==> job 3100: inputs <==
==> flow/design.v <==
`timescale 1ns/100ps
module mult_stage( input clock, reset, start, nuke, 
		   input [63:0] product_in, mplier_in, mcand_in,
		   output logic done,
		   output logic [63:0] product_out, mplier_out, mcand_out
		  );
	logic [63:0] prod_in_reg, partial_prod_reg;
	logic [63:0] partial_product, next_mplier, next_mcand;
	assign product_out = prod_in_reg + partial_prod_reg;
	assign partial_product = mplier_in[7:0] * mcand_in;
	assign next_mplier = {8'b0,mplier_in[63:8]};
	assign next_mcand = {mcand_in[55:0],8'b0};
	always_ff @(posedge clock) begin
		prod_in_reg      <= product_in;
		partial_prod_reg <= partial_product;
		mplier_out       <= next_mplier;
		mcand_out        <= next_mcand;
	end
	always_ff @(posedge clock) begin
		if(reset)
			done <= 1'b0;
		else if(nuke)
			done <= 1'b0;
		else
			done <= start;
	end
endmodule
`timescale 1ns/100ps
module mult(	input clock, reset, nuke, 
		input [63:0] mcand, mplier,
		input start,
		output [63:0] product,
		output done
	   );
  	logic [63:0] mcand_out, mplier_out;
  	logic [(7*64)-1:0] internal_products, internal_mcands, internal_mpliers;
  	logic [6:0] internal_dones;
	mult_stage mstage [7:0]  (
		.clock(clock),
		.reset(reset),
		.nuke(nuke), 
		.product_in({internal_products,64'h0}),
		.mplier_in({internal_mpliers,mplier}),
		.mcand_in({internal_mcands,mcand}),
		.start({internal_dones,start}),
		.product_out({product,internal_products}),
		.mplier_out({mplier_out,internal_mpliers}),
		.mcand_out({mcand_out,internal_mcands}),
		.done({done,internal_dones})
	);
endmodule
==> flow/run.sh <==
#!/bin/bash
# the make line also repeats each setting of config.mk as NAME=value (left out here)
make -C /OpenROAD-flow-scripts/flow DESIGN_CONFIG=/design/flow/config.mk WORK_HOME=/design/flow/orfs CLKGATE_MAP_FILE= finish
==> flow/config.mk <==
export PLATFORM = sky130hd
export DESIGN_NAME = mult
export DESIGN_NICKNAME = mult
export VERILOG_FILES = /design/flow/design.v
export SDC_FILE = /design/flow/constraint.sdc
export NUM_CORES = 4
export LEC_CHECK = 0
export ABC_AREA = 0
export CAP_MARGIN = 0
export CELL_PAD_IN_SITES_DETAIL_PLACEMENT = 1
export CORE_ASPECT_RATIO = 0.54
export CORE_MARGIN = 7
export CORE_UTILIZATION = 18
export CTS_CLUSTER_DIAMETER = 50
export CTS_CLUSTER_SIZE = 19
export GPL_ROUTABILITY_DRIVEN = 1
export GPL_TIMING_DRIVEN = 0
export HOLD_SLACK_MARGIN = 0.23
export MIN_ROUTING_LAYER = met2
export PLACE_DENSITY_LB_ADDON = 0.01
export SETUP_SLACK_MARGIN = 0.16
export SLEW_MARGIN = 20
export TNS_END_PERCENT = 80
==> flow/constraint.sdc <==
create_clock -name core_clock -period 10.3 [get_ports {clock}]
set_input_delay 2.0600 -clock core_clock [delete_from_list [all_inputs] [get_ports {clock}]]
set_output_delay 2.0600 -clock core_clock [all_outputs]
set_load 0.01 [all_outputs]
==> inputs of job 6868, as changes to job 3100 <==
- ABC_AREA: 0 -> not set
- CAP_MARGIN: 0 -> 20
- CELL_PAD_IN_SITES_DETAIL_PLACEMENT: 1 -> not set
- CORE_ASPECT_RATIO: 0.54 -> not set
- CORE_MARGIN: 7 -> 2
- CORE_UTILIZATION: 18 -> 40
- CTS_CLUSTER_DIAMETER: 50 -> not set
- CTS_CLUSTER_SIZE: 19 -> 69
- GPL_ROUTABILITY_DRIVEN: 1 -> not set
- GPL_TIMING_DRIVEN: 0 -> not set
- HOLD_SLACK_MARGIN: 0.23 -> not set
- MIN_ROUTING_LAYER: met2 -> not set
- PLACE_DENSITY: not set -> 0.79
- PLACE_DENSITY_LB_ADDON: 0.01 -> not set
- SETUP_SLACK_MARGIN: 0.16 -> not set
- TNS_END_PERCENT: 80 -> not set
==> flow/constraint.sdc (replaced) <==
create_clock -name core_clock -period 7.0 [get_ports {clock}]
set_input_delay 1.4000 -clock core_clock [delete_from_list [all_inputs] [get_ports {clock}]]
set_output_delay 1.4000 -clock core_clock [all_outputs]
set_load 0.01 [all_outputs]
==> inputs of job 7056, as changes to job 3100 <==
- CAP_MARGIN: 0 -> 35
- CELL_PAD_IN_SITES_DETAIL_PLACEMENT: 1 -> not set
- CORE_ASPECT_RATIO: 0.54 -> 1.63
- CORE_MARGIN: 7 -> 2
- CTS_CLUSTER_DIAMETER: 50 -> not set
- CTS_CLUSTER_SIZE: 19 -> 38
- GPL_ROUTABILITY_DRIVEN: 1 -> not set
- GPL_TIMING_DRIVEN: 0 -> 1
- HOLD_SLACK_MARGIN: 0.23 -> not set
- MIN_ROUTING_LAYER: met2 -> not set
- PLACE_DENSITY_LB_ADDON: 0.01 -> 0.11
- SETUP_SLACK_MARGIN: 0.16 -> not set
- TNS_END_PERCENT: 80 -> not set
==> flow/constraint.sdc (replaced) <==
create_clock -name core_clock -period 4.0 [get_ports {clock}]
set_input_delay 0.8000 -clock core_clock [delete_from_list [all_inputs] [get_ports {clock}]]
set_output_delay 0.8000 -clock core_clock [all_outputs]
set_load 0.01 [all_outputs]
==> results <==
Job 7056 finished with negative setup slack left. Job 6868 went through all stages and came out clean. Job 3100 ran to the end with violations: max-capacitance violations, max-slew violations.
Sequential share of layout area, highest first: job 6868, job 3100, job 7056.
The power of job 7056 is 2.8 times that of job 3100.
The highest worst hold slack belongs to job 3100, the lowest to job 7056.
In synthesized area, job 6868 and job 7056 do not differ.
Against job 3100, the critical path depth of job 6868 is lower by 1.
Clock power: job 3100 is smaller than job 7056 (about 55%).
Clock skew, highest first: job 3100, job 7056, job 6868.
Via count: job 6868 < job 7056 < job 3100.
The highest non-clock buffer count belongs to job 7056, the lowest to job 6868.
Routed wire length: job 6868 < job 7056 < job 3100.


==> inputs of build 1 <==
Starts from the design.v that is shown in full above.
export LEC_CHECK = 0
export ABC_AREA = 1
export CAP_MARGIN = 20
export CORE_MARGIN = 2
export CORE_UTILIZATION = 72
export CTS_CLUSTER_DIAMETER = 230
export CTS_CLUSTER_SIZE = 61
export HOLD_SLACK_MARGIN = 0.29
export MAX_ROUTING_LAYER = met4
export PLACE_DENSITY_LB_ADDON = 0.03
export SETUP_SLACK_MARGIN = 0.93
export SLEW_MARGIN = 20
create_clock -name core_clock -period 3.72 [get_ports {clock}]
run.sh (not shown) runs the stock make flow with config.mk's settings and CLKGATE_MAP_FILE=.
==> trial 61: changes against build 1 <==
==> flow/config.mk (replaced) <==
export PLATFORM = sky130hd
export DESIGN_NAME = mult
export DESIGN_NICKNAME = mult
export VERILOG_FILES = /design/flow/design.v
export SDC_FILE = /design/flow/constraint.sdc
export NUM_CORES = 4
export LEC_CHECK = 0
export ABC_AREA = 1
export CAP_MARGIN = 20
export CORE_MARGIN = 2
export CORE_UTILIZATION = 40
export CTS_CLUSTER_SIZE = 42
export GPL_ROUTABILITY_DRIVEN = 0
export HOLD_SLACK_MARGIN = 0.07
export PLACE_DENSITY = 0.79
export SLEW_MARGIN = 20
export TNS_END_PERCENT = 95
==> flow/constraint.sdc (replaced) <==
create_clock -name core_clock -period 9.21 [get_ports {clock}]
set_input_delay 1.8420 -clock core_clock [delete_from_list [all_inputs] [get_ports {clock}]]
set_output_delay 1.8420 -clock core_clock [all_outputs]
set_load 0.01 [all_outputs]
==> build 53: changes against build 1 <==
==> flow/config.mk (replaced) <==
export PLATFORM = sky130hd
export DESIGN_NAME = mult
export DESIGN_NICKNAME = mult
export VERILOG_FILES = /design/flow/design.v
export SDC_FILE = /design/flow/constraint.sdc
export NUM_CORES = 4
export LEC_CHECK = 0
export ABC_AREA = 0
export CAP_MARGIN = 30
export CORE_MARGIN = 3
export CORE_UTILIZATION = 40
export MIN_ROUTING_LAYER = met1
export SETUP_SLACK_MARGIN = 1.28
export SLEW_MARGIN = 30
export TNS_END_PERCENT = 90
==> flow/constraint.sdc (replaced) <==
create_clock -name core_clock -period 5.2 [get_ports {clock}]
set_input_delay 1.0400 -clock core_clock [delete_from_list [all_inputs] [get_ports {clock}]]
set_output_delay 1.0400 -clock core_clock [all_outputs]
set_load 0.01 [all_outputs]
==> trial 78: changes against build 1 <==
==> flow/config.mk (replaced) <==
export PLATFORM = sky130hd
export DESIGN_NAME = mult
export DESIGN_NICKNAME = mult
export VERILOG_FILES = /design/flow/design.v
export SDC_FILE = /design/flow/constraint.sdc
export NUM_CORES = 4
export LEC_CHECK = 0
export CAP_MARGIN = 20
export CORE_MARGIN = 2
export CORE_UTILIZATION = 60
export CTS_CLUSTER_SIZE = 100
export SLEW_MARGIN = 20
==> flow/constraint.sdc (replaced) <==
create_clock -name core_clock -period 3.58 [get_ports {clock}]
set_input_delay 0.7160 -clock core_clock [delete_from_list [all_inputs] [get_ports {clock}]]
set_output_delay 0.7160 -clock core_clock [all_outputs]
set_load 0.01 [all_outputs]
==> results <==
metric	trial 61	build 1	trial 78	build 53
Run status	finished clean	aborted with a tool error	complete, but fails checks	complete, but fails checks
Failing step	-	global routing	-	-
Reasons for failing layout checks	-	-	antenna rules, setup timing	setup timing
Die extent in y	531 um	397 um	400 um	491 um
Filler Cell Count	26.9k	-	10.8k	21.2k
# placed instances	18.9k	18.5k	12.9k	13.5k
Hold Buf Count CTS	0	4	0	0
Slack of the worst reg-to-reg path	4.03 ns	-	-1.84 ns	-0.15 ns
Post-route setup slack	3.13 ns	-	-1.84 ns	-0.270 ns
Post-DRT Antenna Nets	0	-	1	0
P&R area growth vs syn	8.25%	-	26.7%	24.5%
Die X-Extent	531 um	397 um	400 um	491 um
Placement-stage cell area	0.116 mm^2	0.129 mm^2	0.110 mm^2	0.108 mm^2
Category of the critical setup timing path	primary input to flop	-	flop to flop	primary input to flop
Clock Buffer Count	170	-	159	169
Min Hold Slack	0.284 ns	-	0.254 ns	0.295 ns
Sequential share of cell area	19.8%	-	20.1%	20.5%
Path category of the worst min-delay check	flop to flop	-	primary input to flop	flop to flop
Worst reg2reg startpoint	mstage[2].mplier_out[3]	-	mstage[1].mcand_out[18]	mstage[0].mplier_out[7]
Basic-gate share of the synthesized area counting and, or, nand and nor cells	23.6%	23.6%	16.6%	16.6%
Tap Cells	3705	-	2058	3132
Gate Area	0.0697 mm^2	-	0.0679 mm^2	0.0677 mm^2
Layout Skew	0.0847 ns	-	0.0304 ns	0.0550 ns
Vias	95.0k	-	70.7k	68.0k
Post-route met1 wirelength	119 mm	-	100 mm	106 mm
Final Cycle Share	66.0%	-	151%	105%
Beginning of the worst hold path	mstage[2].prod_in_reg[11]	-	mcand[4]	mstage[0].partial_prod_reg[15]
Met3 wire len	32.3 mm	-	10.5 mm	10.6 mm
Number of sequential storage elements	1192	-	1192	1192


==> inputs of v11 <==
// mult: RTL as listed in full above, without the edits since
Settings: LEC_CHECK=0, ABC_AREA=0, CAP_MARGIN=35, CORE_ASPECT_RATIO=0.54, CORE_MARGIN=7, CORE_UTILIZATION=18, CTS_CLUSTER_DIAMETER=263, CTS_CLUSTER_SIZE=19, GPL_ROUTABILITY_DRIVEN=1, GPL_TIMING_DRIVEN=0, MIN_ROUTING_LAYER=met2, SETUP_SLACK_MARGIN=0.13, SLEW_MARGIN=20, TNS_END_PERCENT=80; clock period 4.87 ns.
==> inputs of v22, as changes to v11 <==
==> flow/config.mk (replaced) <==
export PLATFORM = sky130hd
export DESIGN_NAME = mult
export DESIGN_NICKNAME = mult
export VERILOG_FILES = /design/flow/design.v
export SDC_FILE = /design/flow/constraint.sdc
export NUM_CORES = 4
export LEC_CHECK = 0
export ABC_AREA = 1
export CAP_MARGIN = 35
export CORE_ASPECT_RATIO = 0.91
export CORE_MARGIN = 2
export CORE_UTILIZATION = 72
export CTS_CLUSTER_DIAMETER = 364
export CTS_CLUSTER_SIZE = 16
export GPL_TIMING_DRIVEN = 1
export HOLD_SLACK_MARGIN = 0.29
export PLACE_DENSITY = 0.77
export SLEW_MARGIN = 20
==> flow/constraint.sdc (replaced) <==
create_clock -name core_clock -period 3.84 [get_ports {clock}]
set_input_delay 0.7680 -clock core_clock [delete_from_list [all_inputs] [get_ports {clock}]]
set_output_delay 0.7680 -clock core_clock [all_outputs]
set_load 0.01 [all_outputs]
==> deck_impl_summary.md <==
Run Summary

Run status
  • Fail Reasons: setup timing
  • Status: finished with violations

Critical path
  • Req. time, crit path: 5.59 ns

Timing
  • Final setup fails: 144
  • Fin worst setup slack: -1.178 ns
[end of results for v11]
==> deck_impl_summary.md <==
Flow Results at a Glance

Run status
  • Status: aborted with a tool error
  • Fail Step: global routing (5_1_grt)
  • Error message: [ERROR GRT-0116] Global routing finished with congestion. Check the congestion regions in the DRC Viewer.

Synth
  • Mux share: 0%
  • Mapped Area: 0.1112 mm^2
  • Syn avg cell area: 7.173 um^2

Clock network
  • Post-CTS sizing: 425
[end of results for v22]


==> inputs of branch yarrow <==
Starts from the design.v that is shown in full above.
make LEC_CHECK=0 CAP_MARGIN=20 CORE_MARGIN=2 CORE_UTILIZATION=40 SLEW_MARGIN=20 finish   # period 6.66 ns
==> inputs of branch xenon, as changes to branch yarrow <==
--- a/flow/config.mk
+++ b/flow/config.mk
@@ -6,6 +6,11 @@
 export NUM_CORES = 4
 export LEC_CHECK = 0
+export ABC_AREA = 1
 export CAP_MARGIN = 20
 export CORE_MARGIN = 2
-export CORE_UTILIZATION = 40
+export CORE_UTILIZATION = 72
+export CTS_CLUSTER_DIAMETER = 389
+export CTS_CLUSTER_SIZE = 99
+export SETUP_SLACK_MARGIN = 0.93
 export SLEW_MARGIN = 20
+export TNS_END_PERCENT = 5
==> flow/constraint.sdc (replaced) <==
create_clock -name core_clock -period 3.92 [get_ports {clock}]
set_input_delay 0.7840 -clock core_clock [delete_from_list [all_inputs] [get_ports {clock}]]
set_output_delay 0.7840 -clock core_clock [all_outputs]
set_load 0.01 [all_outputs]
==> inputs of branch tundra, as changes to branch yarrow <==
--- a/flow/config.mk
+++ b/flow/config.mk
@@ -6,6 +6,12 @@
 export NUM_CORES = 4
 export LEC_CHECK = 0
-export CAP_MARGIN = 20
+export ABC_AREA = 0
+export CAP_MARGIN = 35
+export CORE_ASPECT_RATIO = 0.91
 export CORE_MARGIN = 2
-export CORE_UTILIZATION = 40
+export CORE_UTILIZATION = 72
+export CTS_CLUSTER_DIAMETER = 364
+export CTS_CLUSTER_SIZE = 16
+export GPL_TIMING_DRIVEN = 1
+export PLACE_DENSITY = 0.77
 export SLEW_MARGIN = 20
==> flow/constraint.sdc (replaced) <==
create_clock -name core_clock -period 4.87 [get_ports {clock}]
set_input_delay 0.9740 -clock core_clock [delete_from_list [all_inputs] [get_ports {clock}]]
set_output_delay 0.9740 -clock core_clock [all_outputs]
set_load 0.01 [all_outputs]
==> inputs of branch lagoon, as changes to branch yarrow <==
--- a/flow/config.mk
+++ b/flow/config.mk
@@ -8,4 +8,4 @@
 export CAP_MARGIN = 20
 export CORE_MARGIN = 2
-export CORE_UTILIZATION = 40
+export CORE_UTILIZATION = 17
 export SLEW_MARGIN = 20
==> results.txt <==
run results: outcome=stopped before the end, Stop stage=global routing (5_1_grt), stop err=[ERROR GRT-0232] Routing congestion too high. Check the congestion heatmap in the GUI., dpl cell area=125000 um^2, Post-Syn Instances=15506, Adder Share, Synth=0.324, top cells by area=fa_1 (26%), dfxtp_1 (21%), nand2_1 (17%), DPL Wire Length=~310 mm, M1 GR Usage=0.623, area share, top type=0.260, clk buf depth=3, library cells used by synthesis=between 40 and 50, Core Region=154000 um^2, placed cell count=18496, gr usage total=0.580
(the above is from branch xenon)
==> results.txt <==
run metrics: chip area=560000 um^2, Core Region=552000 um^2, Adder Share, Synth=0.383, Least-Margin Pin Slew=0.995 ns, Post-Syn Instances=around 9400, chip height=748 um, dpl cell area=106000 um^2, placed cell count=16943, critical path depth in cells=23, io pins=197, synthesized area per cell=approximately 10 um^2, area share, top type=0.308, library cells used by synthesis=79, M1 GR Usage=0.124, DPL Wire Length=195 mm, top cells by area=fa_1 (31%), dfxtp_1 (25%), and2_1 (10%), gr usage total=0.0869, outcome=timing/DRC/antenna clean
(the above is from branch lagoon)
==> results.txt <==
run metrics: outcome=timing/DRC/antenna clean, DPL Wire Length=181 mm, area share, top type=0.308, Post-Syn Instances=9442, dpl cell area=just over 100000 um^2, unrepaired setup endpoints after global routing=no, Flops=1192, Core Region=235000 um^2, # rows=178, M1 GR Usage=0.253, gr usage total=0.193, library cells used by synthesis=79, placed cell count=12795, internal power=~30000 uW, chip area=239000 um^2, clk buf depth=3, top cells by area=fa_1 (31%), dfxtp_1 (25%), and2_1 (10%), critical path arrival=7.16 ns
(the above is from branch yarrow)
==> results.txt <==
run metrics: area share, top type=0.308, dpl cell area=106000 um^2, outcome=complete, but fails checks, M1 GR Usage=0.441, violated layout checks=negative setup slack, worst setup margin=-0.657 ns, Setup-failing EPs final=109, Core Region=130000 um^2, top cells by area=fa_1 (31%), dfxtp_1 (25%), and2_1 (10%), Post-Syn Instances=9442, library cells used by synthesis=79
(the above is from branch tundra)
Power is estimated from default activity; no workload was simulated.
